==> inputs of run D <==
==> flow/design.v <==
module multicycle_arithmetic(
    input clk, rst, start, 
    input [1:0] op, 
    input [7:0] a, b, 
    output reg done, 
    output reg [15:0] result
);
    reg [2:0] state;
    parameter IDLE = 3'b000, LOAD = 3'b001, ADD = 3'b010, SUB = 3'b011, 
              MUL = 3'b100, DIV = 3'b101, DONE = 3'b110;
    always @(posedge clk or posedge rst) begin
        if (rst) begin
            state <= IDLE;
            done <= 0;
            result <= 0;
        end else begin
            case (state)
                IDLE: begin
                    done <= 0;
                    if (start) state <= LOAD;
                end
                LOAD: begin
                    case (op)
                        2'b00: state <= ADD;
                        2'b01: state <= SUB;
                        2'b10: state <= MUL;
                        2'b11: state <= DIV;
                        default: state <= DONE;
                    endcase
                end
                ADD: begin
                    result <= a + b;
                    state <= DONE;
                end
                SUB: begin
                    result <= a - b;
                    state <= DONE;
                end
                MUL: begin
                    result <= a * b;
                    state <= DONE;
                end
                DIV: begin
                    result <= (b != 0) ? a / b : 16'hFFFF;  
                    state <= DONE;
                end
                DONE: begin
                    done <= 1;
                    state <= IDLE;
                end
                default: state <= IDLE;
            endcase
        end
    end
endmodule
==> flow/run.sh <==
#!/bin/bash
# the make line also repeats each setting of config.mk as NAME=value (left out here)
make -C /OpenROAD-flow-scripts/flow DESIGN_CONFIG=/design/flow/config.mk WORK_HOME=/design/flow/orfs CLKGATE_MAP_FILE= finish
==> flow/config.mk <==
export PLATFORM = sky130hd
export DESIGN_NAME = multicycle_arithmetic
export DESIGN_NICKNAME = multicycle_arithmetic
export VERILOG_FILES = /design/flow/design.v
export SDC_FILE = /design/flow/constraint.sdc
export NUM_CORES = 4
export LEC_CHECK = 0
export ABC_AREA = 1
export CAP_MARGIN = 20
export CORE_ASPECT_RATIO = 0.5
export CORE_MARGIN = 2
export CORE_UTILIZATION = 72
export CTS_CLUSTER_DIAMETER = 350
export CTS_CLUSTER_SIZE = 98
export PLACE_DENSITY = 0.42
export SLEW_MARGIN = 20
export TNS_END_PERCENT = 10
==> flow/constraint.sdc <==
create_clock -name core_clock -period 13.5 [get_ports {clk}]
set_input_delay 2.7000 -clock core_clock [delete_from_list [all_inputs] [get_ports {clk}]]
set_output_delay 2.7000 -clock core_clock [all_outputs]
set_load 0.01 [all_outputs]
==> run M (differences from run D) <==
==> flow/config.mk (replaced) <==
export PLATFORM = sky130hd
export DESIGN_NAME = multicycle_arithmetic
export DESIGN_NICKNAME = multicycle_arithmetic
export VERILOG_FILES = /design/flow/design.v
export SDC_FILE = /design/flow/constraint.sdc
export NUM_CORES = 4
export LEC_CHECK = 0
export CAP_MARGIN = 20
export CORE_MARGIN = 2
export CORE_UTILIZATION = 70
export CTS_CLUSTER_DIAMETER = 218
export CTS_CLUSTER_SIZE = 37
export SLEW_MARGIN = 20
==> flow/constraint.sdc (replaced) <==
create_clock -name core_clock -period 32.5 [get_ports {clk}]
set_input_delay 6.5000 -clock core_clock [delete_from_list [all_inputs] [get_ports {clk}]]
set_output_delay 6.5000 -clock core_clock [all_outputs]
set_load 0.01 [all_outputs]
==> run G (differences from run D) <==
--- a/flow/config.mk
+++ b/flow/config.mk
@@ -9,9 +9,9 @@
 export CAP_MARGIN = 20
-export CORE_ASPECT_RATIO = 0.5
 export CORE_MARGIN = 2
-export CORE_UTILIZATION = 72
-export CTS_CLUSTER_DIAMETER = 350
-export CTS_CLUSTER_SIZE = 98
-export PLACE_DENSITY = 0.42
+export CORE_UTILIZATION = 70
+export CTS_CLUSTER_DIAMETER = 218
+export CTS_CLUSTER_SIZE = 73
+export HOLD_SLACK_MARGIN = 0.3
+export PLACE_DENSITY = 0.65
+export SETUP_SLACK_MARGIN = -2.0
 export SLEW_MARGIN = 20
-export TNS_END_PERCENT = 10
==> flow/constraint.sdc (replaced) <==
create_clock -name core_clock -period 30.0 [get_ports {clk}]
set_input_delay 6.0000 -clock core_clock [delete_from_list [all_inputs] [get_ports {clk}]]
set_output_delay 6.0000 -clock core_clock [all_outputs]
set_load 0.01 [all_outputs]
==> comparison table <==
|  | run G | run D | run M |
|---|---|---|---|
| Result of the run | aborted with a tool error | aborted with a tool error | aborted with a tool error |
| Stage where the flow stopped | global routing | detailed placement | clock tree synthesis |
| Average instance area after synthesis | 6.49 sq um | 6.49 sq um | 7.70 sq um |
| Count of instantiated cells in the yosys netlist | 1424 | 1424 | 1181 |
| Number of cell rows | 41 | 29 | 41 |
| Sequential fraction of the synthesis area | 6.51% | 6.51% | 6.62% |
| Post-Syn Instances | 1424 | 1424 | 1181 |
| Post-placement cell area | 0.0117 sq mm | - | 0.0116 sq mm |
| Post-placement cell count | 1871 | - | 1591 |
| Estimated wirelength of the detail-placed design | 23500 um | - | 26100 um |
| Post-synthesis share of cell area spent on xor and xnor gates | 5.88% | 5.88% | 4.79% |
| Distinct lib cells | 52 | 52 | 96 |
| Final estimated routing congestion in global placement | 1.00 | 0.970 | 0.994 |
| Vertical die dimension | 119 um | 84.1 um | 118 um |
| And-or/or-and share of the synthesized area | 14.4% | 14.4% | 25.9% |
| Area fraction in mux cells | 0% | 0% | 5.48% |
| Starting density of the core | 72.3% | 73.4% | 71.8% |
| Post-synthesis adder-cell area fraction | 29.1% | 29.1% | 29.6% |
